==> design/flow/design.v <==
module ACTIVEPRO (
    input       RESET,
    input       SYS_CLOCK,                
    output reg  ACTIVE_DATA ,             
    output reg  ACTIVE_CLOCK,             
    input [511:0] ACTIVE_MESSAGE,         
    input [5:0] ACTIVE_CHANNEL,           
    input  ACTIVE_WR                      
    );
    reg [63:0][7:0] ACTIVE_MESSAGE_LATCHED; 
    reg [7:0] MESSAGE_LENGTH;
    reg [14:0] state;
    wire clockstate;
    wire [2:0] bitcount;
    wire [7:0] bytecount;
    assign clockstate = state[0];
    assign bitcount[2:0] = state[3:1];
    assign bytecount[7:0] = state[11:4];
    wire [7:0] FIRST_BYTE;
    assign FIRST_BYTE = 8'h7F;
    wire [7:0] SECOND_BYTE;
    assign SECOND_BYTE = (ACTIVE_CHANNEL & 8'h3F) | 8'h40;
    reg [7:0] clock_divider;
    reg [7:0] NEW_LENGTH;
    always @*
    begin
        NEW_LENGTH = 8'd66;
        for (int x = 63; x >= 1; x--)
            if (ACTIVE_MESSAGE[8*x +: 8] == 8'h0)
                NEW_LENGTH = x + 2;         
    end
    always @ (posedge SYS_CLOCK)
    begin
        if (RESET)
        begin
            state <= 0;
            ACTIVE_CLOCK <= 0;
            ACTIVE_DATA <= 0;
        end
        else
        begin
            if (state)
            begin
                state <= state + 1;
                if (clockstate == 1)    
                begin
                    ACTIVE_CLOCK <= 0;
                    if (bytecount == 0)
                        ACTIVE_DATA <= FIRST_BYTE[7-bitcount];
                    else if (bytecount == 1)
                        ACTIVE_DATA <= SECOND_BYTE[7-bitcount];
                    else
                        ACTIVE_DATA <= ACTIVE_MESSAGE_LATCHED[MESSAGE_LENGTH - bytecount - 1][7-bitcount];
                end
                else if (clockstate == 0)  ACTIVE_CLOCK <= 1;
                if (bytecount >= MESSAGE_LENGTH) state <= 0;
            end
            else         
            begin
                if (ACTIVE_WR) 
                begin
                    state <= 1;      
                    ACTIVE_MESSAGE_LATCHED <= ACTIVE_MESSAGE;
                    MESSAGE_LENGTH <= NEW_LENGTH;
                end
            end
        end
    end
endmodule 
==> design/flow/run.sh <==
#!/bin/bash
# the make line also repeats each setting of config.mk as NAME=value (left out here)
make -C /OpenROAD-flow-scripts/flow DESIGN_CONFIG=/design/flow/config.mk WORK_HOME=/design/flow/orfs CLKGATE_MAP_FILE= finish
==> design/flow/config.mk <==
export PLATFORM = sky130hd
export DESIGN_NAME = ACTIVEPRO
export DESIGN_NICKNAME = ACTIVEPRO
export VERILOG_FILES = /design/flow/design.v
export SDC_FILE = /design/flow/constraint.sdc
export NUM_CORES = 4
export LEC_CHECK = 0
export ABC_AREA = 1
export CAP_MARGIN = 20
export CORE_MARGIN = 2
export CORE_UTILIZATION = 62
export CTS_CLUSTER_DIAMETER = 67
export CTS_CLUSTER_SIZE = 10
export PLACE_DENSITY = 0.6
export SETUP_SLACK_MARGIN = 1.03
export SLEW_MARGIN = 20
export TNS_END_PERCENT = 5
==> design/flow/constraint.sdc <==
create_clock -name core_clock -period 3.43 [get_ports {SYS_CLOCK}]
set_input_delay 0.6860 -clock core_clock [delete_from_list [all_inputs] [get_ports {SYS_CLOCK}]]
set_output_delay 0.6860 -clock core_clock [all_outputs]
set_load 0.01 [all_outputs]
==> summary.txt, run 1 <==
Implementation results

The run finished, with violations left. The run did not pass the layout checks because of setup timing. The clock network power reported by the tool is ~5.6 mW. In the routed design, unresolved DRC markers number 0. The script computed the net switching share of total power as 0.2428. The dominant cell type by area after synthesis is edfxtp_1.

RePlAce ended its routability-driven mode at a weighted congestion of between 0.9 and 1. The number of standard cells in the final layout excluding fillers is 2985. The placement report lists the number of port buffers as ~520.

The worst hold path startpoint is ACTIVE_MESSAGE[502]. The via count of the first global-routing pass is 19.79k. The final layout report lists a filler cell count of between 1.5k and 2k. Per STA, the highest per-stage delay on the worst path measures approximately 0.50 ns. The number of endpoints with negative hold slack in the final report is 0. Looking at the critical path, the single cell with the biggest stage delay is clkdlybuf4s50_1. The report lists the number of standard-cell rows as around 70. The share of total power dissipated in sequential elements is 0.499. The number of vias in the routed layout is a little over 20k. In the finished design, the share of the clock period the worst path needs comes to 1.236. The post-synthesis instance area is approximately 23000 sq um. After layout, the worst setup slack is -0.8083 ns. The total power per unit cell area is 480.7 nW/um^2.

Setup repair after global routing could not meet its margin everywhere. Per the synthesis report, the adder-cell share of the synthesized area is 0.006368. The post-placement cell count is about 2.8k. The area added between synthesis and finish is 42.57%. The critical path arrival is approximately 4.7 ns.

The final worst clock skew is between 0.03 and 0.04 ns. The worst min-delay path endpoint is ACTIVE_MESSAGE_LATCHED[502]$_DFFE_PP_. Per the synthesis report, the XOR/XNOR share of the synthesized area is 0.006533. The classification of the worst setup path is primary input to flop. The sort of element at the end of the critical path is a flop. Dividing the detail-routed wire length by the instance count gives between 20 and 30 um. The maximum number of buffers from clock root to sink is 3.

Counting every instance in the synthesized netlist gives 1809. The count of cell instances traversed by the critical path is around 57. The largest power group is sequential cells. Of the total synthesized cell area, the portion taken by AND-OR and OR-AND cells is 0.1228.

In the hold timing report, the worst path depth is 1. Nets still carrying antenna violations after routing amount to 0. The maximum number of pins on one net before global-route repair is 92.

TritonCTS built the clock tree. The wire length of the first global-routing pass is 119800 um. The number of OpenROAD warnings is 33. The number of enable flip-flop cells is a little over 500.

The combinational gate power is approximately 2.2 mW. The share of total power dissipated in combinational logic is 0.139. For reference, the critical path is launched at ACTIVE_MESSAGE[431]. According to the finish report, the design has a final net count of roughly 3.0k. The last timing report of the flow puts the setup violation total at 2.

The synthesized netlist contains around 40 unique library cells. After floorplanning, the core was sized to cover 36430 sq um. The flow reports an fmax of 0.2359 GHz.

The detailed router finished its first iteration with 2848 violations. The critical path contains buffers and inverters numbering 2 combined. At the pin with the least slew margin, the transition time is approximately 0.56 ns. In this design, the critical path's most frequently occurring cell is nand2_1. In the final report, the number of pins over their slew limit comes to 0.

The synthesized design contains 536 register bits. The H-tree was split into 2 levels. The path depth of the worst reg2reg path is 15. The number of antenna violations at the first check in global routing is 28. The number of iterations in the first detailed-routing pass is 6.

Summed over all routing layers, the global router reports a total usage of 0.4255. The worst slew slack as a fraction of its limit is 0.6283. Looking at the VDD voltage map, the peak drop is around 0.47 mV. The horizontal extent of the die is 195.7 um.

When the netlist entered floorplanning its net count stood at roughly 2.3k. Of the post-synthesis cell area, the dominant cell type holds 0.6838. The largest fanout on the critical path is 2. The reg-to-reg setup timing slack is ~0.27 ns. The die area is 38310 sq um. The critical path ends at MESSAGE_LENGTH[0]$_SDFFCE_PP1P_. The worst setup slack before clock tree synthesis is -1.604 ns. For reference, the clock transition at the flip-flops on the worst setup and hold paths is 0.06 ns. The simple-gate share of the synthesized area is 0.1423. The most numerous cell in the Yosys netlist is edfxtp_1. The report counts max-capacitance violations totalling 0. The chip area line of the yosys report is between 20000 and 25000 sq um. STA classifies the critical path startpoint as a primary input. The average via count per standard cell is around 6.8. The worst endpoint required time is about 4 ns. The clock latency of the later-clocked register in the worst-skew pair is 0.65 ns. In this run the static leakage power is 12.05 nW. The most used flip-flop cell after synthesis is edfxtp_1.

The sequential power is ~7.8 mW. Per the detailed-route log, wirelength across all metal layers totals 88950 um. The effective utilization at floorplan is 0.6255. The prevailing logic family in the synthesized netlist is simple AND/OR/NAND/NOR gates.

Of all flip-flops after synthesis, the portion carrying an async set or reset was 0. Summing all multiplexer cells gives an area fraction of 0. The commonest cells after synthesis are edfxtp_1 (519), nand2_1 (441), o221ai_1 (192). The sink count of the clock tree is between 500 and 600. The detailed-placement wirelength estimate is 55800 um. The worst register-to-register path begins at state[4]$_SDFFE_PP0P_. The number of buffers inserted during clock tree synthesis is slightly below 60. The end of the worst register-to-register path is ACTIVE_DATA$_SDFFE_PP0P_. For this run, the number of Yosys warnings is 1. The post-synthesis average cell area is 12.60 sq um. For reference, the top cells by area after synthesis are edfxtp_1 (68%), o221ai_1 (7.4%), nand2_1 (7.3%), a21oi_1 (3.6%), nor4_1 (3.1%). The worst path in the final design needs a cycle of roughly 4.2 ns, including I/O delays and setup. The class of the most critical hold timing path is primary input to flop. between 500 and 600 I/O pins were placed.

The yosys stat cell total is about 1.8k. Looking at the clock tree report, the root buffer type is clkbuf_16. The share of synthesized area occupied by flip-flops and latches is 0.6988. The vertical die dimension is just under 200 um. The share of total power dissipated in the clock network is 0.362. The dominant delay contributor by cell family on the critical path is simple AND/OR/NAND/NOR gates.

Per the OpenROAD power report, switching power amounts to between 3 and 4 mW. The internal power is 11.83 mW. After global routing the overflow that remains totals 0.
per-stage QoR:
step	total power [mW]	area [sq um]	util	TNS [ns]	hold WS, ns
2_1_floorplan	8.709	22850	-	-5508.81	0.4543
3_3_place_gp	9.607	29520	0.8103	-2.321	0.4809
3_5_place_dp	9.670	29520	0.8103	-2.383	0.4894
4_1_cts	15.20	31650	0.8685	-0.6189	0.2397
5_1_grt	15.90	32470	0.8912	-1.510	0.2445
6_report	15.62	32490	0.8918	-0.8194	0.2468
final cells by class:
| type | count | area [sq um] | area share |
|---|---|---|---|
| Timing Repair inverter | 1 | 8.758 | 0.0002695 |
| Clock inverter | 3 | 62.56 | 0.001925 |
| Antenna cell | 31 | 77.57 | 0.002387 |
| Tap cell | 468 | 585.6 | 0.01802 |
| Clock buffer | 70 | 1518 | 0.04671 |
| Timing Repair Buffer | 701 | 7154 | 0.2202 |
| Multi-Input combinational cell | 1132 | 6959 | 0.2142 |
| Inverter | 43 | 188.9 | 0.005814 |
| Sequential cell | 536 | 15940 | 0.4905 |
metal layers:
layer | GRT usage | wire length, um
met4 | 0.2368 | 6733
met2 | 0.7049 | 42380
met3 | 0.1080 | 12280
met5 | 0 | 57
met1 | 0.5152 | 27510
what timing repair did:
| item | in CTS | in global routing |
|---|---|---|
| cloned | 4 | 10 |
| endpoints found under the hold margin | 0 | 0 |
| gates resized | 240 | 123 |
| endpoints found under the setup margin | 521 | 519 |
| hold buffers | 0 | 0 |
| setup buffers | 7 | 28 |
| pin swaps | 56 | 73 |
==> inputs of run 2 (changes only) <==
Settings changed: ABC_AREA 1 to not set, CORE_UTILIZATION 62 to 59, CTS_CLUSTER_DIAMETER 67 to 376, CTS_CLUSTER_SIZE 10 to 21, SETUP_SLACK_MARGIN 1.03 to not set, SLEW_MARGIN 20 to 35, TNS_END_PERCENT 5 to not set.
Clock period 3.43 ns to 2.55 ns, I/O delays scaled along.
==> summary.txt, run 2 <==
Implementation results

The worst setup path is captured at a flop. The power report attributes to the combinational group a share of 0.179. The synthesis report lists the Yosys warning total as 1.

The global placer's final weighted congestion is between 0.9 and 1. The floorplan step records an initial core utilization of 0.5998. Yosys reported that registers with async set or reset make up 0. The TritonCTS clock tree is built. The critical path endpoint has a required time of 3.02 ns. The instance count of the mapped netlist is about 1.3k. The slowest library cell on the worst path is mux4_2. Per report_power, the top consumer among the power groups is sequential cells. The synthesized design contains 536 register bits. The net load switching power is about 4.5 mW.

The worst setup path is launched from a flop. Detailed placement ended at an HPWL of roughly 58000 um. The leakage component of the power was reported as between 10 and 15 nW.

The report lists the cells along the critical path as inv_1 -> ha_1 -> inv_1 -> fa_1 -> inv_2 -> ha_4 -> buf_6 -> nor2_4 -> buf_6 -> a22o_1 -> a221oi_2 -> o21ai_1 -> mux4_2 -> o2111ai_2 -> a41oi_1. The end of the worst register-to-register path is ACTIVE_DATA$_SDFFE_PP0P_. The maximum level of the CTS H-tree is 1.

The number of vias in the routed layout is roughly 18k. The worst slew slack as a fraction of its limit is 0.4894. The initialized floorplan defines 71 standard-cell rows. The core region is 37760 sq um. The number of warnings reported in the stage logs is 33.

Among the non-sequential cells, multiplexers take the most area. The slack of the critical path is -0.6681 ns. Per the OpenROAD floorplan log, the area of the die is 39960 sq um. The sequential fraction of design power is 0.553.

The maximum resistive drop on vdd is between 0.7 and 0.8 mV. The final worst clock skew is between 0.03 and 0.04 ns. The number of endpoints with negative hold slack in the final report is 0. The commonest register cell is edfxtp_1. The vertical die dimension reported for this design is 199.9 um. The routed length per placed instance is 32.02 um. Setup repair after global routing could not meet its margin everywhere. In the synthesized netlist, the cells that appear most often are edfxtp_1 (519), mux4_2 (130), nor4_1 (113). The final timing report counts setup violations totalling about 190. Based on the critical path, the design can be clocked at up to 0.3107 GHz. Per the log, the first TritonRoute iteration ended with a DRC count of about 2.4k. The combined global-route utilization of all metal layers is 0.3759. For this design, the sink count on the clock tree is 536. The total power per unit cell area is approximately 560 nW/um^2. The worst hold margin is roughly 0.13 ns. Sequential power for this build is ~10 mW.

The post-synth net total is 1833. The post-synthesis average cell area is between 15 and 20 sq um. The worst setup path is of the flop to flop kind.

The maximum number of pins on one net before global-route repair is 37. The critical path endpoint is ACTIVE_DATA$_SDFFE_PP0P_. Per the detail_route report, vias per standard cell equal between 6 and 7. The pre-CTS setup check shows a worst slack of -0.8423 ns. As logged by OpenROAD, the buffers inserted on ports number 522. Hold analysis shows the worst path with a depth of 1. The timing report gives the worst reg2reg path a setup slack of -0.67 ns.

The clock latency of the later-clocked register in the worst-skew pair is 0.62 ns. The post-synthesis cell type count is between 60 and 70. The run did not pass the layout checks because of setup timing.

The residual DRC count is 0. The cell-mix breakdown from Yosys lists the compound-gate area share as 0.05382. The dominant cell type by area after synthesis is edfxtp_1. Sorting the synthesized cells by area gives the leading types as edfxtp_1 (69%), mux4_2 (13%), nor4_1 (3.1%), nand2_1 (1.6%), dfxtp_1 (1.5%).

The worst hold path startpoint is ACTIVE_MESSAGE[464]. The total area of multi-input combinational cells is around 6600 sq um. The most numerous cell in the Yosys netlist is edfxtp_1. The yosys stat cell total is 1301. The type recorded for the worst min-delay path is primary input to flop. The transition time recorded at the tightest slew-check pin is around 0.76 ns. The flow ran to the end, but the layout failed its checks.

The net switching share of the total power is 0.2379. The number of maximum-capacitance constraint violations is 0. Per report_power, the Clock row totals ~5.1 mW.

The STA report counts the stages on the worst setup path as 15. The via count of the first global-routing pass is 17.17k. The share of synthesized area occupied by flip-flops and latches is 0.7033.

In this run, the synthesized area fraction spent on and/or/nand/nor cells is recorded as 0.08338. The count of fill cells added during filler insertion is approximately 1.5k. According to the finish report, the design has a final net count of 2665. The total I/O pin count is 523. The post-placement cell count is between 2k and 3k.

The combined flip-flop and latch cell area is 15930 sq um. In this run, the synthesized area fraction spent on xor and xnor cells is recorded as 0.007349. The die is 199.9 um wide. The critical path starts at MESSAGE_LENGTH[0]$_SDFFCE_PP1P_. The area added between synthesis and finish is 47.70%.

The power report lists cell-internal power as 14.36 mW. Per the post-CTS timing run, clock transition at the registers of the reported paths is around 0.1 ns. On the critical path the largest part of the delay comes from adder cells.

The global-route congestion overflow total is 0. Measured in cells, the most critical reg-to-reg path has a length of 15. The post-synthesis instance area is around 23000 sq um. In this run, the synthesized area fraction spent on adder and majority cells is recorded as 0.006410. The combinational gate power is 3.38 mW.

The shortest period the worst path allows is approximately 3.2 ns. TritonCTS created 29 clock buffers. The timing report notes that buffer and inverter cells on the critical path total 5. Per the timing report, the most critical flop-to-flop path originates at MESSAGE_LENGTH[0]$_SDFFCE_PP1P_. The final critical-path share of the clock period is 1.262. The largest stage delay on the critical path is just over 0.5 ns. The detail route stage leaves a number of antenna-violating nets equal to 0. For this run, the chip area from Yosys synthesis comes to ~23000 sq um. The number of iterations in the first detailed-routing pass is 8. The number of antenna violations at the first check in global routing is 16. The path with the worst hold slack has its endpoint at ACTIVE_MESSAGE_LATCHED[464]$_DFFE_PP_.

The post-synthesis mux area share is 0.1302. The max-slew violation count is 0. The largest fanout on the critical path is 8.

The wire length of the first global-routing pass is ~110000 um. The fraction of post-synthesis cell area in the top cell type by area is 0.6883. Of the total power, the clock network draws 0.268. The root buffer cell chosen for the clock tree is clkbuf_16.

Wires add up to approximately 86000 um. STA puts the critical path data arrival time at around 3.7 ns. The number of enable flip-flop cells is between 500 and 600. The maximum number of buffers from clock root to sink is 3. The number of standard cells in the final layout excluding fillers is between 2k and 3k.
-- run 2: timing repair --
| action | CTS | global route |
|---|---|---|
| pin swaps | 10 | 26 |
| gates resized | 36 | 90 |
| hold buffers | 0 | 0 |
| hold endpoints to repair | 0 | 0 |
| cloned | 8 | 45 |
| buffers inserted | 21 | 20 |
| endpoints found under the setup margin | 504 | 509 |
-- run 2: per-layer routing --
metal,part of all wire,vias up,wire length [um],global-route usage
met5,0.00045,-,39,0
li1,-,7203,-,-
met4,0.061,6,5203,0.1613
met1,0.32,8732,27310,0.4689
met2,0.49,1641,42370,0.6416
met3,0.13,320,10910,0.08115
-- run 2: cell type report --
type | count | area share
diodes | 15 | 0.001122
clock buffers | 51 | 0.02417
clock inverters | 2 | 0.0005986
inverters | 19 | 0.002506
multi-input cells | 700 | 0.1986
flip-flops and latches | 536 | 0.4764
well taps | 511 | 0.01912
repair buffers | 847 | 0.2775
-- run 2: metrics by stage --
step	power (mW)	TNS (ns)	util	area, sq um
6_report	18.84	-5.565	0.8859	33450
5_1_grt	19.21	-36.72	0.8859	33450
3_5_place_dp	13.17	-11.46	0.8065	30450
2_1_floorplan	11.74	-6469.95	-	22740
3_3_place_gp	13.08	-5.469	0.8065	30450
4_1_cts	18.10	-0.6637	0.8439	31860
==> inputs of run 3 (changes only) <==
Settings changed: CORE_UTILIZATION 59 to 64, CTS_CLUSTER_DIAMETER 376 to not set, CTS_CLUSTER_SIZE 21 to 94, GPL_ROUTABILITY_DRIVEN set to 0, PLACE_DENSITY 0.6 to not set, PLACE_DENSITY_LB_ADDON set to 0.03, SETUP_SLACK_MARGIN set to 0.53, SLEW_MARGIN 35 to 40.
Clock period 2.55 ns to 2.79 ns, I/O delays scaled along.
==> summary.txt, run 3 <==
Results of an implementation run.

Ranked by instance count, the synthesized netlist is headed by edfxtp_1 (519), mux4_2 (130), nor4_1 (113). The share of synthesized area occupied by flip-flops and latches is 0.7033. The primary flip-flop cell chosen by synthesis mapping is edfxtp_1. In the post-synthesis netlist, the biggest area contributors are edfxtp_1 (69%), mux4_2 (13%), nor4_1 (3.1%), nand2_1 (1.6%), dfxtp_1 (1.5%).

The total placed instance area is between 20000 and 30000 sq um. In the Yosys stats the netlist draws on ~60 distinct library cells. By area, the combinational part of the netlist is dominated by multiplexers. Counting flops with a built-in enable in the synthesized netlist gives 519. The number of port buffers is about 520. After technology mapping, the gate count stands at 1301.

The core region is between 30000 and 40000 sq um. The detailed-placement wirelength estimate is slightly below 60000 um. For reference, the post-synthesis area per instance comes to around 17 sq um. The share of synthesized area in the top cell type comes to 0.6883. The post-synthesis instance area is between 20000 and 25000 sq um. The cell type that accounts for the most area after synthesis is edfxtp_1.

Measured along the y axis, the die boundary spans 192.1 um. The arithmetic-cell share of the synthesized area counting full adders, half adders and majority gates is 0.006410. The chip occupies between 30000 and 40000 sq um. The post-synth net total is ~1.8k.

The stage where the run came to a stop is 4_1_cts. STA on the placed design reports a worst setup slack of -0.6618 ns. The cell-mix breakdown from Yosys lists the XOR/XNOR area share as 0.007349.

From left edge to right edge, the die measures 192.1 um. The post-synthesis mux area share is 0.1302. The tool reported: "[ERROR DPL-0033] detailed placement checks failed during check placement". The share of async-settable or async-resettable flops after synthesis is 0.

The synthesized flop and latch total is about 540. The number of placement rows is 68. The AND-OR/OR-AND share of the synthesized area is 0.05382. The stat command in Yosys gives a chip area of around 23000 sq um. For this run, the number of Yosys warnings is 1. The effective utilization at floorplan is 0.6523. The total I/O pin count is 523.

The yosys stat cell total is ~1.3k. The run stopped with a tool error. In this run, the synthesized area fraction spent on and/or/nand/nor cells is recorded as 0.08338. The most numerous cell in the Yosys netlist is edfxtp_1.
## run 3: through the flow
step	instances	total power, mW
after floorplan	1301	10.73
after global placement	2387	11.87
after detailed placement	2387	11.98
==> inputs of run 4 (changes only) <==
Settings changed: CELL_PAD_IN_SITES_DETAIL_PLACEMENT set to 0, CELL_PAD_IN_SITES_GLOBAL_PLACEMENT set to 3, CORE_ASPECT_RATIO set to 0.61, CORE_UTILIZATION 64 to 70, CTS_CLUSTER_DIAMETER set to 67, CTS_CLUSTER_SIZE 94 to 76, GPL_ROUTABILITY_DRIVEN 0 to 1, HOLD_SLACK_MARGIN set to 0.18, MIN_ROUTING_LAYER set to met2, PLACE_DENSITY_LB_ADDON 0.03 to not set, SETUP_SLACK_MARGIN 0.53 to 2.72, SLEW_MARGIN 40 to 5.
Clock period 2.79 ns to 10.0 ns, I/O delays scaled along.
==> summary.txt, run 4 <==
Results of an implementation run.

The flow did not finish. The terminating stage of the flow is 3_1_place_gp_skip_io. The tool reported: "[ERROR GPL-0301] Utilization 111.955 % exceeds 100%". Per Yosys stat, the portion of area used by sequential elements is 0.7033.

For this run, the number of Yosys warnings is 1. Per the synthesis report, the simple-gate share of the synthesized area is 0.08338. Sorting the synthesized cells by area gives the leading types as edfxtp_1 (69%), mux4_2 (13%), nor4_1 (3.1%), nand2_1 (1.6%), dfxtp_1 (1.5%). After synthesis the cells add up to roughly 23000 sq um. Yosys stat counts 1301 cells in the synthesized netlist. By instance count, the leading cell after synthesis is edfxtp_1. The number of enable flip-flop cells is 519. The number of placement rows is roughly 51.

The prevailing logic family in the synthesized netlist is multiplexers. Counting flops with an async set or reset pin after synthesis yields a share of 0. The post-synthesis cell type count is 61. Looking at area per cell type in the netlist, the leader is edfxtp_1. The chip area line in the Yosys stat output reads 22640 sq um. The post-synthesis average cell area is between 15 and 20 sq um.

The post-synthesis mux area share is 0.1302. The placeable core region is about 32000 sq um. The commonest cells after synthesis are edfxtp_1 (519), mux4_2 (130), nor4_1 (113).

The instance count of the mapped netlist is about 1.3k. The fraction of post-synthesis cell area in the top cell type by area is 0.6883. The vertical die dimension is about 140 um.

The post-synth net total is around 1.8k. The synthesized design contains 536 register bits. The horizontal extent of the die is 234.3 um. The die area is 33850 sq um. The effective utilization at floorplan is 0.7111.

Among all flip-flop cells after synthesis, the most frequent one is edfxtp_1. In this run, the synthesized area fraction spent on adder and majority cells is recorded as 0.006410. Of the total synthesized cell area, the portion taken by XOR and XNOR cells is 0.007349. Of the total synthesized cell area, the portion taken by AND-OR and OR-AND cells is 0.05382.
==> inputs of run 5 (changes only) <==
Settings changed: CELL_PAD_IN_SITES_DETAIL_PLACEMENT 0 to not set, CELL_PAD_IN_SITES_GLOBAL_PLACEMENT 3 to not set, CORE_ASPECT_RATIO 0.61 to not set, CTS_CLUSTER_DIAMETER 67 to 357, CTS_CLUSTER_SIZE 76 to 32, GPL_ROUTABILITY_DRIVEN 1 to 0, HOLD_SLACK_MARGIN 0.18 to not set, MIN_ROUTING_LAYER met2 to not set, SETUP_SLACK_MARGIN 2.72 to -0.26, SLEW_MARGIN 5 to 40.
Clock period 10.0 ns to 2.59 ns, I/O delays scaled along.
==> summary.txt, run 5 <==
Results of an implementation run.

The die area is 33800 sq um. The number of placement rows is about 65. The simple-gate share of the synthesized area is 0.08338. The placeable core region is between 30000 and 40000 sq um. Looking at the cell usage after synthesis, the top flip-flop cell is edfxtp_1.

The vertical die dimension is between 150 and 200 um. around 520 I/O pins were placed. The arithmetic-cell share of the synthesized area counting full adders, half adders and majority gates is 0.006410.

Summing all multiplexer cells gives an area fraction of 0.1302. The post-synthesis cell type count is 61. Of the post-synthesis cell area, the dominant cell type holds 0.6883.

The number of cells reported by Yosys stat comes to ~1.3k. The area share of xor/xnor cells in the synthesized design is 0.007349. After detailed placement, the design holds a cell count of 2366.

The number of port buffers is 522. The flow did not finish. The post-synthesis instance area is 22640 sq um. The instance count of the mapped netlist is 1301. The most numerous cell in the Yosys netlist is edfxtp_1. The share of async-settable or async-resettable flops after synthesis is 0. The wire-length estimate of the detail-placed layout is 67930 um. The tool reported: "[ERROR DPL-0033] detailed placement checks failed during check placement". By area, the combinational part of the netlist is dominated by multiplexers. The Yosys warning count is 1. Of the synthesized area, sequential elements account for 0.7033. The synthesized netlist has a Yosys-reported chip area of ~23000 sq um. Each instance of the synthesized netlist takes up on average ~17 sq um.

STA on the placed design reports a worst setup slack of -0.9987 ns. The dominant cell type by area after synthesis is edfxtp_1. From left edge to right edge, the die measures about 180 um. The post-synth count of flops with an enable pin is just over 500. By area the synthesized netlist is led by edfxtp_1 (69%), mux4_2 (13%), nor4_1 (3.1%), nand2_1 (1.6%), dfxtp_1 (1.5%). The net count after synthesis is 1833. Ranked by instance count, the synthesized netlist is headed by edfxtp_1 (519), mux4_2 (130), nor4_1 (113).

The synthesized flop and latch total is between 500 and 600. In this run, the synthesized area fraction spent on AND-OR/OR-AND gates is recorded as 0.05382. The flow halted during 4_1_cts. The effective utilization at floorplan is 0.7139.
run 5: through the flow:
step	hold WS (ns)	area, sq um
2_1_floorplan	0.4524	22740
3_5_place_dp	0.5224	29910
3_3_place_gp	0.4669	29910
==> inputs of run 6 (changes only) <==
Settings changed: CORE_UTILIZATION 70 to 50, CTS_CLUSTER_DIAMETER 357 to not set, CTS_CLUSTER_SIZE 32 to not set, GPL_ROUTABILITY_DRIVEN 0 to not set, PLACE_DENSITY set to 0.6, SETUP_SLACK_MARGIN -0.26 to not set, SLEW_MARGIN 40 to 20.
Clock period 2.59 ns to 10.0 ns, I/O delays scaled along.
==> summary.txt, run 6 <==
Implementation results

The flow ran to the end and the layout has no timing, DRC or antenna violations. In this run the full chip footprint comes out at approximately 47000 sq um. Counting instances, the worst hold path has a depth of 2. The final critical-path share of the clock period is 0.4505. Per the timing report, the most critical flop-to-flop path finishes at ACTIVE_DATA$_SDFFE_PP0P_. The clock network power is 1.99 mW. Derived from the worst setup path, the maximum achievable clock frequency is about 0.22 GHz. For this run the top cell type by instance count after synthesis was edfxtp_1. The post-synthesis mux area share is 0.1302. The combined global-route utilization of all metal layers is 0.2906.

The number of endpoints failing setup at the final stage is 0. The number of buffers inserted during clock tree synthesis is roughly 55. The post-synthesis average cell area is 17.41 sq um. The number of enable flip-flop cells is between 500 and 600.

Setup repair after global routing left no endpoint under its margin. The first element of the critical path is ACTIVE_MESSAGE[441]. The sink count of the clock tree is roughly 540. For this run, the detailed router reports a per-instance via density of 6.019. The detailed-route wire length is around 68000 um. The total I/O pin count is roughly 520. The worst hold margin is ~0.50 ns. The instance count of the mapped netlist is 1301. For reference, the critical path cell chain is clkdlybuf4s50_1 -> nor4_1 -> nand2_1 -> and4_1 -> a21oi_1 -> o2111ai_1 -> a211oi_1 -> o31ai_1 -> a211oi_1 -> o21ai_0. The first global-routing pass estimated 98630 um of wire. The maximum number of pins on one net before global-route repair is ~200.

For this run, the chip area from Yosys synthesis comes to around 23000 sq um. Measured along the x axis, the die boundary spans 216.8 um. The worst register-to-register path has a setup slack of 5.52 ns. The sequential power is ~2.7 mW. The transition time recorded at the tightest slew-check pin is 1.124 ns. In this run the tools logged warnings totalling 35.

Looking at the hold checks, the worst path lands on state[11]$_SDFFE_PP0P_. The count of nets left with antenna violations once routing finished came out at 0. The sort of element at the start of the critical path is a primary input. The part of the total power dissipated in combinational logic is 0.109. Ranked by total cell area, the synthesized netlist is headed by edfxtp_1 (69%), mux4_2 (13%), nor4_1 (3.1%), nand2_1 (1.6%), dfxtp_1 (1.5%). The analysis attributes to net switching a power of around 1.1 mW. The number of setup buffers added after CTS is 0.

The routed design could run at a clock period as short as between 4 and 5 ns. The worst setup slack before clock tree synthesis is 4.987 ns. The sum of internal, switching and leakage power is about 5.2 mW. The area added between synthesis and finish is 33.83%. For the worst min-delay path, the startpoint reported by OpenROAD is state[9]$_SDFFE_PP0P_.

The internal power is just over 4 mW. For this design the ratio of total power to cell area is around 170 nW/um^2. The dominant delay contributor by cell family on the critical path is simple AND/OR/NAND/NOR gates. According to the floorplan log, the row count is 77. Looking at the VDD voltage map, the peak drop is between 0.1 and 0.15 mV.

Detailed routing inserted a total of between 15k and 20k vias. The post-synth net total is between 1.5k and 2k. The slack of the critical path is roughly 5.5 ns. The final worst clock skew is around 0.015 ns.

The leakage component of the power was reported as a little under 10 nW. For reference, the clock transition at the flip-flops on the worst setup and hold paths is about 0.06 ns. The number of violations reported at the end of detailed-routing iteration 0 is around 1.5k. Of the total power, the clock network draws 0.382. The sort of element at the end of the critical path is a flop. The global-route congestion overflow total is 0.

The effective utilization at floorplan is 0.5098. The residual DRC count is 0. The worst slew slack as a fraction of its limit is 0.2505.

For reference, the final report shows the hold violation count at 0. For reference, the top logic cell family by area is multiplexers. The largest stage delay on the critical path is 0.91 ns. Post-CTS repair ended up resizing 0 cells.

The min-delay analysis places its worst path in the category flop to flop. Across the run, the number of max-cap violations was 0. The number of iterations in the first detailed-routing pass is 6. The net switching share of the total power is 0.2191.

Per the synthesis report, the AND-OR/OR-AND share of the synthesized area is 0.05382. The share of total power dissipated in sequential elements is 0.509. The number of buffer and inverter stages on the critical path is 1. The max-slew violation count is 0. Per the CTS log, the maximum H-tree level is 2. The number of antenna violations at the first check in global routing is 14. After synthesis, the most frequently instantiated cells are edfxtp_1 (519), mux4_2 (130), nor4_1 (113). The classification of the worst setup path is primary input to flop. The via count of the first global-routing pass came to 15.56k. Looking at the critical path, the single cell with the biggest stage delay is nor4_1. The master cell of the clock root buffer is clkbuf_16. The critical path arrival is roughly 4.8 ns.

The most critical setup path has its endpoint at MESSAGE_LENGTH[2]$_SDFFCE_PP0P_. Clock latency on the worst-skew pair, taken at its later pin, is a little over 0.6 ns. Of the total synthesized cell area, the portion taken by AND, OR, NAND and NOR gates is 0.08338. Warnings reported by Yosys during synthesis add up to 1.

In the final layout, the fill cell count is 3055. The TritonCTS clock tree is built. The routed length per placed instance is approximately 27 um. The cell-mix breakdown from Yosys lists the XOR/XNOR area share as 0.007349. The cell repeated most along the worst path is a211oi_1. The critical path crosses 10 cells after its start point.

The primary flip-flop cell chosen by synthesis mapping is edfxtp_1. In the Yosys report the total cell count is 1301. Of all nets on the critical path, the largest fanout is 4. Per the timing report, the most critical flop-to-flop path originates at state[1]$_SDFFE_PP0P_. The share of the Yosys chip area taken by registers is 0.7033. For this run, asynchronously set or reset flops after synthesis account for 0. The quantity of hold-fixing buffers added after cts is 0. RePlAce ended its routability-driven mode at a weighted congestion of ~0.88. Of the post-synthesis cell area, the dominant cell type holds 0.6883. For the worst setup path, the data required time is around 10 ns. The synthesized netlist occupies a cell area of around 23000 sq um.

The cell-mix breakdown from Yosys lists the adder-cell area share as 0.006410. Combinational cells consume a total of ~0.57 mW. The detailed-placement wirelength estimate is slightly above 50000 um. The final net count is between 2k and 2.5k. The synthesized design spends more area on one cell type than any other, namely edfxtp_1.

The largest part of the power goes to sequential cells. The floorplan step set the die height to approximately 220 um. The post-synthesis cell type count is 61. The worst register-to-register path depth is 10.

Per the synth log, the flip-flop and latch total comes to 536. The total area inside the core boundary comes to 44410 sq um. The buffer_ports step reported a buffer count of 522. The clock passes through at most 3 buffers.

For this run, the share of the core covered by cells in the final layout is 0.6823.
==> run 6: area by class of cell <==
type / count / area (sq um) / area share
sequential: 536 / 15930 / 0.5258
timing repair buffer: 538 / 5370 / 0.1772
multi-input combinational: 697 / 6409 / 0.2115
clock inverter: 40 / 325.3 / 0.01073
inverter: 19 / 71.32 / 0.002353
clock buffer: 63 / 1428 / 0.04711
tap: 592 / 740.7 / 0.02444
antenna: 11 / 27.53 / 0.0009083
==> run 6: routing by layer <==
layer	track usage	wire, um
met3	0.07897	6722
met5	0	58
met4	0.07420	1424
met1	0.3754	26000
met2	0.4910	34130
==> run 6: metrics by stage <==
step	area, sq um	setup TNS (ns)	std cells
2_1_floorplan	22660	-2873.76	1301
3_3_place_gp	28520	0	2382
3_5_place_dp	28520	0	2382
4_1_cts	30280	0	2485
5_1_grt	30300	0	2494
6_report	30300	0	2496
==> inputs of run 7 (changes only) <==
Settings changed: ABC_AREA set to 1, CORE_UTILIZATION 50 to 67, SETUP_SLACK_MARGIN set to 1.03, TNS_END_PERCENT set to 5.
Clock period 10.0 ns to 3.8 ns, I/O delays scaled along.
==> summary.txt, run 7 <==
Results of an implementation run.

Counting every net in the synthesized netlist gives ~2.3k. The synthesized netlist has a Yosys-reported chip area of between 20000 and 25000 sq um. The total placed instance area is about 29000 sq um. The primary flip-flop cell chosen by synthesis mapping is edfxtp_1. Summing every instance area after synthesis gives 22790 sq um. The number of port buffers is between 500 and 600. By area, the combinational part of the netlist is dominated by simple AND/OR/NAND/NOR gates.

Of the total synthesized cell area, the portion taken by AND-OR and OR-AND cells is 0.1228. The number of enable flip-flop cells is 519. The cell-mix breakdown from Yosys lists the XOR/XNOR area share as 0.006533. The floorplan step records an initial core utilization of 0.6797.

The die covers 35510 sq um. Detailed placement finished with a half-perimeter wire length of 57160 um. The run stopped with a tool error.

The fraction of post-synthesis cell area in the top cell type by area is 0.6838. The die is ~190 um wide. By count the netlist is led by edfxtp_1 (519), nand2_1 (441), o221ai_1 (192). The vertical die dimension is about 190 um. Per the CTS log, the buffer count on the longest clock path is 3. Of the post-synthesis cell area, the part taken by muxes is 0. The post-synthesis average cell area is 12.60 sq um. Looking at area per cell type in the netlist, the leader is edfxtp_1.

The master cell of the clock root buffer is clkbuf_16. The global placer's final weighted congestion is 0.9444. After synthesis the netlist holds a flip-flop and latch count of about 540. For this design, Yosys synthesis ends with a cell count of approximately 1.8k. The terminating stage of the flow is 5_1_grt.

The Yosys warning count is 1. The number of placement rows is 67. The total I/O pin count is 523. CTS added clock buffers totalling about 52.

The most numerous cell in the Yosys netlist is edfxtp_1. The number of clock sinks came to ~540. The placeable core region is ~34000 sq um. By area the synthesized netlist is led by edfxtp_1 (68%), o221ai_1 (7.4%), nand2_1 (7.3%), a21oi_1 (3.6%), nor4_1 (3.1%). The number of different library cells used by synthesis comes to a little over 40. Synthesis produced a netlist whose cell count is 1809. The cell-mix breakdown from Yosys lists the adder-cell area share as 0.006368. The simple-gate share of the synthesized area is 0.1423. In the synthesized netlist the async set-or-reset flop fraction comes to 0. The share of synthesized area occupied by flip-flops and latches is 0.6988. The maximum level of the CTS H-tree is 2. In this run, post-CTS hold repair placed 0 buffers.
==> run 7: stage by stage <==
stage          setup TNS [ns]  instances  setup WS [ns]
2_1_floorplan        -5316.48       1809         -10.24
3_3_place_gp           -1.420       2763         -1.130
3_5_place_dp           -1.610       2763         -1.253
4_1_cts                -1.198       2868        -0.7210
==> run 7: repair_timing <==
item,4_1_cts
endpoints found under the setup margin,432
resized,217
gates cloned,1
pin swaps,59
setup buffers,15
==> inputs of run 8 (changes only) <==
Settings changed: CORE_UTILIZATION 67 to 57, SETUP_SLACK_MARGIN 1.03 to not set, TNS_END_PERCENT 5 to not set.
Clock period 3.8 ns to 6.06 ns, I/O delays scaled along.
==> summary.txt, run 8 <==
Implementation results

The flow ran to the end and the layout has no timing, DRC or antenna violations. The number of vias in the routed layout is ~18k. The Yosys warning count is 1.

The number of maximum-capacitance constraint violations is 0. The power report attributes to the combinational group a share of 0.110. Post-CTS repair changed the size of 0 cells. The sort of element at the end of the critical path is a flop. Fill cells in the final layout number 2581. Global routing finished with a remaining overflow of 0. The global routing report lists combined usage of all routing layers as 0.3659. The area added between synthesis and finish is 33.74%. The tree is rooted in a clkbuf_16. In this run the tool buffered the top-level ports with between 500 and 600 buffer cells. The critical path contains buffers and inverters numbering 2 combined. Per the timing report, the biggest fanout along the worst path comes to 2. The wire length of the first global-routing pass is roughly 110000 um. CTS added clock buffers totalling ~55.

Note, the detailed placer reported a final HPWL of 53310 um. The most common cell in the synthesized netlist is edfxtp_1. The number of endpoints with negative hold slack in the final report is 0.

The number of endpoints failing setup at the final stage is 0. The share of async-settable or async-resettable flops after synthesis is 0. CTS reports a maximum clock tree buffer depth of 3. The number of setup buffers added after CTS is 0. The maximum clock frequency is 0.2002 GHz. The via count of the first global-routing pass is 17.96k. The clock transition at the registers of the reported paths is roughly 0.06 ns. Following the worst setup path forward leads to its endpoint at MESSAGE_LENGTH[0]$_SDFFCE_PP1P_.

The placement summary gives the final routability congestion estimate as slightly below 0.9. The dominant cell type by area after synthesis is edfxtp_1. The clock reaches the later pin of the worst-skew pair after ~0.63 ns.

TritonRoute reported its final design rule violation total as 0. The endpoint of the worst hold path is reported as state[12]$_SDFFE_PP0P_. The post-synthesis cell type count is between 40 and 50. Sorting the synthesized cells by area gives the leading types as edfxtp_1 (68%), o221ai_1 (7.4%), nand2_1 (7.3%), a21oi_1 (3.6%), nor4_1 (3.1%). The TritonCTS clock tree is built. The commonest cells after synthesis are edfxtp_1 (519), nand2_1 (441), o221ai_1 (192). The number of antenna violations at the first check in global routing is 16. The worst slew slack as a fraction of its limit is 0.1962. During I/O placement, the number of pins put on the boundary was around 520. The prevailing logic family in the synthesized netlist is simple AND/OR/NAND/NOR gates.

In the power breakdown, the internal column shows 6.769 mW. The share of synthesized area occupied by flip-flops and latches is 0.6988. The effective utilization at floorplan is 0.5749.

The total negative slack is 0 ns. The launch point of the worst register-to-register path is recorded as MESSAGE_LENGTH[0]$_SDFFCE_PP1P_. The placeable core region is ~40000 sq um. The AND-OR/OR-AND share of the synthesized area is 0.1228. The number of enable flip-flop cells is slightly above 500. The max-slew violation count is 0. The path depth of the worst reg2reg path is 15. The cell repeated most along the worst path is nand2_1.

All stages included, the depth of the critical timing path comes to ~67. The clock network power is around 3.4 mW. The arrival time of data at the worst endpoint is listed as 5.37 ns.

The detailed-route wire length is 77170 um. The class of the most critical hold timing path is flop to flop. For the final database, setup skew stands at between 0.02 and 0.025 ns. Looking at the reg2reg group, the worst path ends at ACTIVE_DATA$_SDFFE_PP0P_. The combinational gate power is roughly 0.97 mW. The net switching share of the total power is 0.2296. The fraction of post-synthesis cell area in the top cell type by area is 0.6838. The slew at the pin closest to its max-slew limit is about 1.2 ns.

Setup repair after global routing left no endpoint under its margin. The routed design could run at a clock period as short as around 5.0 ns. The average via count per standard cell is approximately 6.2. The number of iterations in the first detailed-routing pass is 5. In this run the power spent charging and discharging nets is ~2.0 mW. The post-route antenna net violation count is 0. The final critical-path share of the clock period is 0.8241. The primary flip-flop cell chosen by synthesis mapping is edfxtp_1. Buffers inserted to repair hold after CTS numbered 0. The area share of xor/xnor cells in the synthesized design is 0.006533.

The die area is about 42000 sq um. The worst setup path is launched from a primary input. The critical path is of the primary input to flop type. For reference, the placement row count at floorplan is ~73. Yosys reports the multiplexer fraction of the synthesized area as 0. In the synthesis report, Yosys lists the chip area as between 20000 and 25000 sq um. The maximum resistive drop on vdd is approximately 0.21 mV. The simple-gate share of the synthesized area is 0.1423. The routed length per placed instance is around 27 um. The die is around 200 um tall. The most critical setup path has its startpoint at ACTIVE_MESSAGE[500]. The synthesized netlist was found by Yosys to have ~1.8k cells. The design draws a little under 9 mW. The maximum number of pins on one net before global-route repair is between 150 and 200.

The instance count of the mapped netlist is ~1.8k. The number of cells on the worst hold path is 2. The final net count is roughly 2.8k. In this run, the synthesized area fraction spent on adder and majority cells is recorded as 0.006368. The sequential power is around 4.4 mW. The post-synthesis average cell area is between 10 and 15 sq um. Per STA, the highest per-stage delay on the worst path measures between 0.4 and 0.5 ns. Per the post-synthesis report, the nets total 2341. The number of violations reported at the end of detailed-routing iteration 0 is 1996. Summing over the stages, the warning tally comes to 42.

The clock network fraction of design power is 0.389. The largest part of the power goes to sequential cells. The maximum level of the CTS H-tree is 2. In this run the cell area of the synthesized design comes to around 23000 sq um. The worst register-to-register path has a setup slack of approximately 1.9 ns. The sink count of the clock tree is ~540.

Of the total power, registers draw 0.501. The slowest library cell on the worst path is clkdlybuf4s50_1. The leakage power is around 11 nW. The dominant delay contributor by cell family on the critical path is simple AND/OR/NAND/NOR gates. Once synthesis finished, the tally of register bits stood at ~540.

The worst hold path startpoint is state[12]$_SDFFE_PP0P_. The worst endpoint required time is about 6.4 ns. The horizontal extent of the die is between 200 and 250 um. The total power per unit cell area is a little under 300 nW/um^2.
-- run 8: layout make-up --
type | instances | area [sq um] | share of cell area
inverter | 43 | 166.4 | 0.005460
multi-input combinational | 1132 | 6372 | 0.2091
sequential | 536 | 15930 | 0.5227
clock buffer | 65 | 1435 | 0.04708
antenna | 19 | 47.55 | 0.001560
tap | 525 | 656.9 | 0.02155
timing repair buffer | 547 | 5500 | 0.1805
clock inverter | 39 | 369.1 | 0.01211
-- run 8: layer usage --
metal | up-vias | GRT usage | wire (um)
met4 | 0 | 0.1242 | 2632
met5 | - | 0 | 0
met2 | 1174 | 0.6103 | 37570
li1 | 8067 | - | -
met1 | 8759 | 0.4716 | 28370
met3 | 158 | 0.09072 | 8602
-- run 8: through the flow --
stage | cell area, sq um | util | cells | hold WS, ns | setup slack, ns
floorplan | 22820 | - | 1809 | 0.4519 | -8.190
global placement | 28630 | 0.7222 | 2783 | 0.4687 | 0.5764
detailed placement | 28630 | 0.7222 | 2783 | 0.4842 | 0.5295
CTS | 30430 | 0.7677 | 2887 | 0.4948 | 1.133
global route | 30460 | 0.7685 | 2899 | 0.5163 | 0.4943
finish | 30480 | 0.7689 | 2906 | 0.4925 | 1.066
==> inputs of run 9 (changes only) <==
Settings changed: ABC_AREA 1 to not set, CELL_PAD_IN_SITES_DETAIL_PLACEMENT set to 1, CORE_ASPECT_RATIO set to 0.61, CORE_UTILIZATION 57 to 70, CTS_CLUSTER_DIAMETER set to 67, CTS_CLUSTER_SIZE set to 76, GPL_ROUTABILITY_DRIVEN set to 0, HOLD_SLACK_MARGIN set to 0.19, PLACE_DENSITY 0.6 to not set, SETUP_SLACK_MARGIN set to 2.72, SLEW_MARGIN 20 to 5.
Clock period 6.06 ns to 10.0 ns, I/O delays scaled along.
==> summary.txt, run 9 <==
Results of an implementation run.

The dominant cell type by area after synthesis is edfxtp_1. The number of nets handed over by synthesis was between 1.5k and 2k. In the Yosys report the total cell count is ~1.3k. Yosys mapped a number of flops with a built-in enable equal to around 520. The run stopped with a tool error. The instance count of the mapped netlist is roughly 1.3k. The AND-OR/OR-AND share of the synthesized area is 0.05382. The synthesized flop and latch total is 536. The cell-mix breakdown from Yosys lists the simple-gate area share as 0.08338.

The vertical die dimension is 144.5 um. The post-synthesis mux area share is 0.1302. The Yosys warning count is 1.

In this run the count of I/O pins placed on the die edge is around 520. For this run, the register share of the synthesized area comes to 0.7033. The share of synthesized area in the top cell type comes to 0.6883. The die area is roughly 34000 sq um.

After synthesis, the netlist uses between 60 and 70 different library cells. For reference, the top cells by count after synthesis are edfxtp_1 (519), mux4_2 (130), nor4_1 (113). The count of buffers added on input and output ports is about 520.

The horizontal extent of the die is 234.3 um. The tool reported: "Error: detail_place.tcl, 38 bad optional access". The placeable core region is 31840 sq um. Sorting the synthesized cells by area gives the leading types as edfxtp_1 (69%), mux4_2 (13%), nor4_1 (3.1%), nand2_1 (1.6%), dfxtp_1 (1.5%). The arithmetic-cell share of the synthesized area counting full adders, half adders and majority gates is 0.006410. Per the run summary, the flow got no further than 3_5_place_dp. Yosys shows that the main logic family after synthesis is multiplexers. Per the synthesis report, the XOR/XNOR share of the synthesized area is 0.007349. Yosys reports a chip area of around 23000 sq um. The primary flip-flop cell chosen by synthesis mapping is edfxtp_1. In the post-synthesis netlist, the cell with the most instances is edfxtp_1.

In this run the cell area of the synthesized design comes to 22640 sq um. The post-synthesis average cell area is about 17 sq um. The floorplan step records an initial core utilization of 0.7111. The number of placement rows is 51. Yosys reported that registers with async set or reset make up 0.
==> inputs of run 10 (changes only) <==
Settings changed: CELL_PAD_IN_SITES_DETAIL_PLACEMENT 1 to 2, CORE_ASPECT_RATIO 0.61 to not set, CORE_UTILIZATION 70 to 34, CTS_CLUSTER_DIAMETER 67 to 87, CTS_CLUSTER_SIZE 76 to 61, GPL_ROUTABILITY_DRIVEN 0 to 1, HOLD_SLACK_MARGIN 0.19 to not set, PLACE_DENSITY_LB_ADDON set to 0.27, SETUP_SLACK_MARGIN 2.72 to 0.53, SLEW_MARGIN 5 to 40, TNS_END_PERCENT set to 25.
Clock period 10.0 ns to 7.07 ns, I/O delays scaled along.
==> summary.txt, run 10 <==
Implementation results

In the post-synthesis netlist, the cell with the most instances is edfxtp_1. The sequential fraction of design power is 0.543. The via count of the first global-routing pass came to ~17k. The internal power of the cells totals 5.237 mW.

The critical path arrival is approximately 4.7 ns. Nets still carrying antenna violations after routing amount to 0. Setup repair after global routing left no endpoint under its margin. The maximum number of buffers from clock root to sink is 3.

The final hold violation count recorded for this run is 0. The largest power group is sequential cells. For this run, the total global-route usage over all layers was measured as 0.2452.

Per the skew report, the later register of the worst-skew pair sees a clock latency of around 0.64 ns. The final worst clock skew is 0.03950 ns. The shortest period the worst path allows is roughly 4.2 ns. At the floorplan stage, the core utilization is reported as 0.3438.

For this run, design rule violations remaining after detail routing come to 0. The run finished with no timing, DRC or antenna violations. The met3 usage is 0.03520. STA puts the critical path data required time at between 7 and 8 ns. Wires add up to slightly below 90000 um. The maximum resistive drop on vdd is about 0.17 mV.

Looking at hold timing, the worst path starts from state[9]$_SDFFE_PP0P_. The cell count after synthesis came out at 1301. For reference, the critical path cell chain is ha_1 -> inv_1 -> fa_1 -> inv_1 -> ha_1 -> nor2b_4 -> buf_4 -> a22o_1 -> a221oi_1 -> nor3_1 -> a31oi_1 -> o311a_1 -> mux2i_1 -> o2111ai_1 -> a41oi_1. The largest stage delay on the critical path is 0.50 ns.

Per the run summary, max-cap violations total 0. The largest fanout on the critical path is 20. The synthesis report lists the most area-consuming cells as edfxtp_1 (69%), mux4_2 (13%), nor4_1 (3.1%), nand2_1 (1.6%), dfxtp_1 (1.5%). The prevailing logic family in the synthesized netlist is multiplexers. The area recorded from the Yosys report for this design is ~23000 sq um. The final timing report counts setup violations totalling 0. The vertical die dimension is about 260 um.

The post-synthesis cell type count is 61. The total negative slack is 0 ns. The part of the total power dissipated in combinational logic is 0.125.

The number of cells on the worst hold path is 2. The routed layout has ~15k vias. For this design the ratio of total power to cell area is 228.6 nW/um^2. The path with the worst hold slack has its endpoint at state[11]$_SDFFE_PP0P_. The most critical setup path has its startpoint at state[4]$_SDFFE_PP0P_.

Per the post-run analysis, buffers plus inverters along the critical path come to 3. The area fraction of the largest cell type after synthesis is 0.6883. Routability-driven placement finished with a final weighted congestion of approximately 0.85.

The dominant delay contributor by cell family on the critical path is adder cells. The primary flip-flop cell chosen by synthesis mapping is edfxtp_1. According to the hold report, the worst path is of the flop to flop type. STA lists the endpoint of the worst register-to-register path as ACTIVE_DATA$_SDFFE_PP0P_. The most used routing layer in global routing is met2.

The pin closest to its max-slew limit shows a slew of about 0.99 ns. The number of setup buffers added after CTS is 0. The power report lists the combinational group at roughly 0.87 mW. After clock tree synthesis, the repair step resized 0 gates.

Per the STA report, the cell with the highest stage delay on the worst path is fa_1. The global routing report lists met2 layer usage as 0.4529. Counting the warning lines in the Yosys log gives 1. The number of iterations in the first detailed-routing pass is 5. The number of OpenROAD warnings is 34. The classification of the worst setup path is flop to flop. The placeable core region is about 66000 sq um.

The arithmetic-cell share of the synthesized area counting full adders, half adders and majority gates is 0.006410. The post-synthesis average cell area is roughly 17 sq um. For this run, asynchronously set or reset flops after synthesis account for 0. Summing all multiplexer cells gives an area fraction of 0.1302. STA lists the startpoint of the worst register-to-register path as state[4]$_SDFFE_PP0P_. The critical path endpoint is ACTIVE_DATA$_SDFFE_PP0P_. After floorplanning, the core was divided into 94 placement rows. The met1 global-route usage is 0.2993. TritonCTS built the clock tree. CTS built an H-tree with a depth of 1.

The synthesized design contains slightly above 500 enable-type register cells. The synthesis run shows the most used standard cells to be edfxtp_1 (519), mux4_2 (130), nor4_1 (113). The leakage power is about 9.5 nW. In this run, the synthesized area fraction spent on xor and xnor cells is recorded as 0.007349. The number of violations reported at the end of detailed-routing iteration 0 is about 1.3k.

The die area is ~70000 sq um. In this run, power in the clock network comes to 2.30 mW. Entering global routing, the biggest net connects 141 pins. When the netlist entered floorplanning its net count stood at roughly 1.8k. The total I/O pin count is 523. Before any placement, the netlist area is recorded as between 20000 and 25000 sq um. The placed instances occupy a cell area of about 29000 sq um. The number of hold buffers added after CTS was 0. The flow measured a signed area growth from synthesis to layout of 33.88%. After detailed routing, the number of vias per cell comes to 5.633.

Per the timing report, the achievable frequency comes out to between 0.2 and 0.25 GHz. The clock network fraction of design power is 0.332. The number of antenna violations at the first check in global routing came to 19. The sort of element at the start of the critical path is a flop. The horizontal extent of the die is around 260 um. The first global-routing pass estimated 121800 um of wire. The worst setup path is captured at a flop.

The synth_stat.txt file lists the number of cells as 1301. The count of fill cells added during filler insertion is 6160. For this run the detailed placement stage logged an HPWL of between 60000 and 70000 um. For reference, the clock transition at the flip-flops on the worst setup and hold paths is roughly 0.10 ns. The max-slew violation count is 0. The final critical-path share of the clock period is 0.5922. Per the TritonCTS log, the buffer count is 31.

The simple-gate share of the synthesized area is 0.08338. The script computed the net switching share of total power as 0.2444. The worst-case max-slew headroom was logged as 0.3356. The setup check on the worst reg-to-reg path leaves a slack of 2.88 ns. The number of port buffers is 522. The final net count is between 2k and 2.5k. The total overflow left after global routing is 0.

Of the synthesized area, sequential elements account for 0.7033. The routed length per placed instance is between 30 and 40 um. The master cell of the clock root buffer is clkbuf_16.

The sink count of the clock tree is roughly 540. The dominant cell type by area after synthesis is edfxtp_1. In this run, power in flip-flops and latches comes to about 3.8 mW. The cell-mix breakdown from Yosys lists the compound-gate area share as 0.05382. The path depth of the worst reg2reg path is 15. With fillers left out, the area of the finished cells amounts to between 30000 and 40000 sq um. The net load switching power is 1.694 mW. All stages included, the depth of the critical timing path comes to 15. Counting flops and latches in the post-synthesis netlist gives approximately 540.
## run 10: metrics by stage
step	util	instances	hold slack [ns]	power (mW)	setup slack (ns)
5_1_grt	0.4601	2726	0.5183	7.118	2.710
4_1_cts	0.4593	2711	0.5054	6.978	2.885
2_1_floorplan	-	1301	0.4524	4.234	-7.945
6_report	0.4603	2730	0.5032	6.931	2.883
3_3_place_gp	0.4389	2651	0.4672	4.626	2.544
3_5_place_dp	0.4410	2654	0.4913	4.702	2.578
## run 10: cell type report
type                            count  area, sq um  area share
Sequential cell                   536        15930      0.5256
Multi-Input combinational cell    697         6510      0.2147
Timing Repair Buffer              538         5459      0.1801
Tap cell                          864         1081     0.03566
Clock buffer                       32        779.5     0.02571
Clock inverter                     25        426.7     0.01407
Inverter                           19        78.83    0.002600
Antenna cell                       19        47.55    0.001568
## run 10: metal layers
layer / part of all wire / up-vias
met5: 0.0011 / -
li1: - / 6556
met3: 0.054 / 119
met4: 0.024 / 14
met1: 0.38 / 8155
met2: 0.54 / 534
==> inputs of run 11 (changes only) <==
Settings changed: CAP_MARGIN 20 to 5, CELL_PAD_IN_SITES_DETAIL_PLACEMENT 2 to not set, CORE_UTILIZATION 34 to 66, CTS_CLUSTER_DIAMETER 87 to not set, CTS_CLUSTER_SIZE 61 to 94, GPL_ROUTABILITY_DRIVEN 1 to 0, PLACE_DENSITY_LB_ADDON 0.27 to 0.03, TNS_END_PERCENT 25 to not set.
Clock period 7.07 ns to 4.07 ns, I/O delays scaled along.
==> summary.txt, run 11 <==
Implementation results

The flow ran to the end and the layout has no timing, DRC or antenna violations. TritonCTS built the clock tree. The post-synth net total is around 1.8k.

The number of maximum-capacitance constraint violations is 0. Per Yosys stat, the portion of area used by sequential elements is 0.7033. The first element of the critical path is MESSAGE_LENGTH[0]$_SDFFCE_PP1P_.

The number of placement rows is 67. For the worst setup path, the data required time is between 4 and 5 ns. The worst-case reg-to-reg setup slack stands at approximately 0.21 ns. CTS built an H-tree with a depth of 2. Based on the critical path, the design can be clocked at up to roughly 0.26 GHz.

The shortest period the worst path allows is slightly below 4 ns. Entering global routing, the biggest net connects approximately 94 pins. OpenROAD emitted warnings numbering 29. The post-synthesis instance area is between 20000 and 25000 sq um. The residual DRC count is 0. Sorting the synthesized cells by area gives the leading types as edfxtp_1 (69%), mux4_2 (13%), nor4_1 (3.1%), nand2_1 (1.6%), dfxtp_1 (1.5%). The sink count of the clock tree is 536.

Of the total power, registers draw 0.490. On the reported timing paths, the clock transition at the registers reads ~0.08 ns. The worst VDD IR drop from the latest analysis is roughly 0.54 mV.

The synthesis run identifies the leading combinational cell family as multiplexers. The arithmetic-cell share of the synthesized area counting full adders, half adders and majority gates is 0.006410. As reported, the later end of the worst-skew pair has a clock insertion delay of 0.61 ns. The worst setup path is launched from a flop. The clock network power is between 5 and 6 mW.

The core occupancy in the finished layout is 0.9097. The sequential power is between 6 and 7 mW. The critical path endpoint is ACTIVE_DATA$_SDFFE_PP0P_.

For the worst flop-to-flop path, the logic depth is 16. The slowest library cell on the worst path is fa_1. The number of port buffers is around 520.

The number of antenna violations at the first check in global routing is 24. The worst hold path passes through 2 cells. The internal power is between 10 and 15 mW. The worst hold path startpoint is ACTIVE_CLOCK$_SDFFE_PP0P_. The count of fill cells added during filler insertion is 1119. From bottom edge to top edge, the die measures 189.2 um. The synthesized instance count is 1301. The warning tally printed by Yosys for this design is 1. Yosys reported that registers with async set or reset make up 0.

The average via count per standard cell is approximately 7.6. The setup path with the least slack is of type flop to flop. The die area is about 36000 sq um.

The final layout contains routed wiring with a total length of 90420 um. The report lists the power per cell area as between 400 and 500 nW/um^2. In the log, the iteration count for the first detailed-route pass is 15. The number of buffer and inverter stages on the critical path is 4. The script extracted a net switching power of ~3.2 mW. Max fanout on the critical path was recorded as 6.

The number of enable flip-flop cells is about 520. Nets still carrying antenna violations after routing amount to 0. The AND-OR/OR-AND share of the synthesized area is 0.05382. The clock arrives with 0.02404 ns of skew. Sorting the synthesized cells by how often they occur yields edfxtp_1 (519), mux4_2 (130), nor4_1 (113). The net switching share of the total power is 0.2395. From the final report, the count of setup violators was given as 0. The power report attributes to the combinational group a share of 0.121.

The detailed-placement wirelength estimate is between 50000 and 60000 um. Across all layers, the routed design uses 18.23k vias. Of the available clock period, the critical path in the final layout requires 0.9483. The class of the most critical hold timing path is flop to flop. The primary flip-flop cell chosen by synthesis mapping is edfxtp_1.

The dominant delay contributor by cell family on the critical path is adder cells. The post-synthesis average cell area is around 17 sq um. The worst pin sits at a relative slew slack of 0.3078. The synthesized design contains roughly 540 register bits. Relative to the synthesized area, the layout overhead comes to 35.39%. The portion of synthesized area spent on multiplexers is 0.1302. The count of cell instances traversed by the critical path is 16. The area fraction of the largest cell type after synthesis is 0.6883. Setup repair after global routing could not meet its margin everywhere.

The total overflow left after global routing is 0. The first global-routing pass estimated about 120000 um of wire. The number of endpoints with negative hold slack in the final report is 0.

The master cell of the clock root buffer is clkbuf_16. The clock network fraction of design power is 0.388. In this run the critical path is formed by inv_2 -> ha_1 -> inv_1 -> fa_1 -> inv_2 -> ha_4 -> nor2b_4 -> buf_4 -> a22o_1 -> a221oi_1 -> nor3_1 -> a31oi_1 -> nand4_1 -> o21a_1 -> o2111ai_2 -> a41oi_1.

Counting stages on the worst path, the most repeated cell is inv_2. The largest stage delay on the critical path is roughly 0.52 ns. For the pin with the worst max-slew slack, the measured transition is roughly 1 ns. The finished design was reported to have a net count of 2407. The completed layout was analyzed and its total power is about 13 mW. In this run, the synthesized area fraction spent on xor and xnor cells is recorded as 0.007349.

In the Yosys report the total cell count is approximately 1.3k. The worst hold margin is around 0.55 ns. The via count of the first global-routing pass was between 15k and 20k. The maximum number of buffers from clock root to sink is 3. The chip area line of the yosys report is 22640 sq um. The end of the worst register-to-register path is ACTIVE_DATA$_SDFFE_PP0P_.

The combined global-route utilization of all metal layers is 0.4611. After synthesis, the netlist uses just over 60 different library cells. The effective utilization at floorplan is 0.6719. The routed length per placed instance is roughly 38 um. The combinational gate power is around 1.6 mW. The sort of element at the end of the critical path is a flop. The worst flop-to-flop path startpoint is MESSAGE_LENGTH[0]$_SDFFCE_PP1P_.

The worst min-delay path endpoint is ACTIVE_CLOCK$_SDFFE_PP0P_. The leakage power is about 10 nW. According to the floorplan report, the placeable core area is between 30000 and 40000 sq um. The largest power group is sequential cells.

The most numerous cell in the Yosys netlist is edfxtp_1. The total I/O pin count is 523. The max-slew violation count is 0. The dominant cell type by area after synthesis is edfxtp_1. The cell-mix breakdown from Yosys lists the simple-gate area share as 0.08338. The horizontal extent of the die is 189.2 um. The number of violations reported at the end of detailed-routing iteration 0 is about 3.5k. For the worst setup path, the data arrival time is ~4.4 ns.

The number of buffers inserted during clock tree synthesis is ~52.
## run 11: routing by layer
layer,up-vias,share of wire,routed length [um],track usage
met1,8483,0.28,25230,0.5259
met3,727,0.16,14200,0.1451
met5,-,0.00090,81,0
met4,8,0.098,8905,0.2892
li1,6686,-,-,-
met2,2327,0.46,42000,0.7632
## run 11: layout make-up
type / count / area (sq um) / area share
Multi-Input combinational cell: 699 / 6575 / 0.2145
Timing Repair Buffer: 567 / 5712 / 0.1863
Tap cell: 448 / 560.5 / 0.01828
Clock inverter: 29 / 361.6 / 0.01179
Clock buffer: 62 / 1360 / 0.04436
Sequential cell: 536 / 15930 / 0.5198
Inverter: 19 / 78.83 / 0.002571
Antenna cell: 30 / 75.07 / 0.002449
## run 11: per-stage QoR
stage	setup WS, ns	TNS [ns]	cell area, sq um	cells
2_1_floorplan	-10.95	-5680.47	22730	1301
3_3_place_gp	0.3952	0	28580	2253
3_5_place_dp	0.3202	0	28580	2253
4_1_cts	0.5337	0	30410	2354
5_1_grt	0.2017	0	30640	2384
6_report	0.2103	0	30660	2390
## run 11: timing repair
| item | 4_1_cts | 5_1_grt |
|---|---|---|
| pin swaps | 1 | 3 |
| buffers inserted | 9 | 4 |
| hold buffers | 0 | 0 |
| cloned | 1 | 1 |
| resized | 7 | 23 |
| endpoints found under the setup margin | 1 | 1 |
==> inputs of run 12 (changes only) <==
Settings changed: CAP_MARGIN 5 to 20, CORE_UTILIZATION 66 to 55, CTS_CLUSTER_SIZE 94 to not set, GPL_ROUTABILITY_DRIVEN 0 to not set, PLACE_DENSITY set to 0.6, PLACE_DENSITY_LB_ADDON 0.03 to not set, SETUP_SLACK_MARGIN 0.53 to not set, SLEW_MARGIN 40 to 20.
Clock period 4.07 ns to 9.11 ns, I/O delays scaled along.
==> summary.txt, run 12 <==
Implementation results

Among all stages on the critical path, the largest delay is contributed by dfxtp_4. The dominant cell type by area after synthesis is edfxtp_1. Wires add up to approximately 68000 um. The met1 global-route usage is 0.3868. The most numerous cell in the Yosys netlist is edfxtp_1. The critical path arrival is ~4.8 ns. Yosys reports a chip area of between 20000 and 25000 sq um. The AND-OR/OR-AND share of the synthesized area is 0.05382. The count of cell instances traversed by the critical path is 9.

Per STA, the highest per-stage delay on the worst path measures roughly 0.87 ns. The number of iterations in the first detailed-routing pass is 6. The slew at the pin closest to its max-slew limit is 0.9617 ns. The number of violations reported at the end of detailed-routing iteration 0 is about 1.7k.

The number of setup buffers added after CTS is 0. For reference, the placement row count at floorplan is ~74. TritonCTS built the clock tree. In the power breakdown, the internal column shows between 4 and 5 mW. The prevailing logic family in the synthesized netlist is multiplexers. The area added between synthesis and finish is 33.77%. The instance count of the mapped netlist is roughly 1.3k. Summed over all nets, the half-perimeter wirelength after detailed placement is slightly above 50000 um.

The path depth of the worst reg2reg path is 9. The number of endpoints failing setup at the final stage is 0. The first element of the critical path is state[1]$_SDFFE_PP0P_.

The residual DRC count is 0. The worst slew slack as a fraction of its limit is 0.3589. The dominant delay contributor by cell family on the critical path is AND-OR/OR-AND gates. Traced cell by cell, the critical path runs through buf_4 -> buf_4 -> mux4_2 -> a221oi_1 -> nor3_1 -> o31ai_1 -> o311ai_0 -> o2111ai_1 -> a41oi_1. The total power per unit cell area is ~190 nW/um^2. The cell area that synthesis handed to floorplanning was 22640 sq um.

The number of vias in the routed layout is approximately 15k. The fraction of post-synthesis cell area in the top cell type by area is 0.6883. The number of buffer and inverter stages on the critical path is 2.

The sequential power is 2.92 mW. The number of nets handed over by synthesis was 1833. The worst setup slack before clock tree synthesis is roughly 4.3 ns. On met2, the global router reports a usage of 0.5123. In this run, synthesis produced a sequential element count of roughly 540. The combinational gate power is between 0.6 and 0.7 mW. Per Yosys stat, the portion of area used by sequential elements is 0.7033. The first global-routing pass estimated approximately 96000 um of wire.

The cell-mix breakdown from Yosys lists the adder-cell area share as 0.006410. The clock network fraction of design power is 0.385. The quantity of hold-fixing buffers added after cts is 0. In this run the mean area of a mapped cell was around 17 sq um. The sink count of the clock tree is roughly 540.

For this run, the post-layout net count is between 2k and 2.5k. The maximum number of buffers from clock root to sink is 3. Looking at hold timing, the worst path starts from state[8]$_SDFFE_PP0P_. The later pin in the worst-skew pair is clocked with a latency of a little under 0.6 ns.

The Yosys warning count is 1. Switching power as a fraction of the total was reported as 0.2144. The number of endpoints with negative hold slack in the final report is 0. The finished layout holds 2442 standard cells, fillers aside.

The average via count per standard cell is between 6 and 7. The total I/O pin count is 523. STA classifies the critical path endpoint as a flop. OpenSTA lists the critical path endpoint as ACTIVE_DATA$_SDFFE_PP0P_.

The via count of the first global-routing pass came to 15.68k. The clock H-tree reported by CTS has 2 levels. The sequential fraction of design power is 0.507. In this run the register-to-register setup slack is ~4.8 ns. The effective utilization at floorplan is 0.5558. The worst flop-to-flop path startpoint is state[1]$_SDFFE_PP0P_. Of the total power, combinational logic draws 0.108. At the worst endpoint, the required time is about 9.6 ns. According to the floorplan report, the die height is 206.9 um.

The quantity of gates resized following cts is 0. The flow ran to the end and the layout has no timing, DRC or antenna violations. The number of port buffers is 522. The max-slew violation count is 0.
## run 12: cell type report
type	count	area, sq um
Antenna cell	18	45.04
Sequential cell	536	15930
Clock buffer	67	1464
Clock inverter	33	297.8
Timing Repair Buffer	540	5405
Tap cell	532	665.6
Multi-Input combinational cell	697	6409
Fill cell	2617	10450
Inverter	19	71.32
## run 12: metrics by stage
stage	utilization	setup TNS, ns	hold slack (ns)	instance area, sq um	power (mW)
2_1_floorplan	-	-3243.29	0.4524	22660	3.281
3_3_place_gp	0.6985	0	0.4692	28460	3.563
3_5_place_dp	0.6985	0	0.4813	28460	3.584
4_1_cts	0.7417	0	0.4894	30220	5.774
5_1_grt	0.7432	0	0.5166	30280	5.926
6_report	0.7435	0	0.4913	30290	5.752
## run 12: layer usage
| metal | wire, um | up-vias |
|---|---|---|
| met2 | 32950 | 777 |
| met5 | 211 | - |
| li1 | - | 6646 |
| met3 | 7795 | 152 |
| met4 | 2441 | 30 |
| met1 | 24310 | 7486 |
Power is estimated from default activity; no workload was simulated.
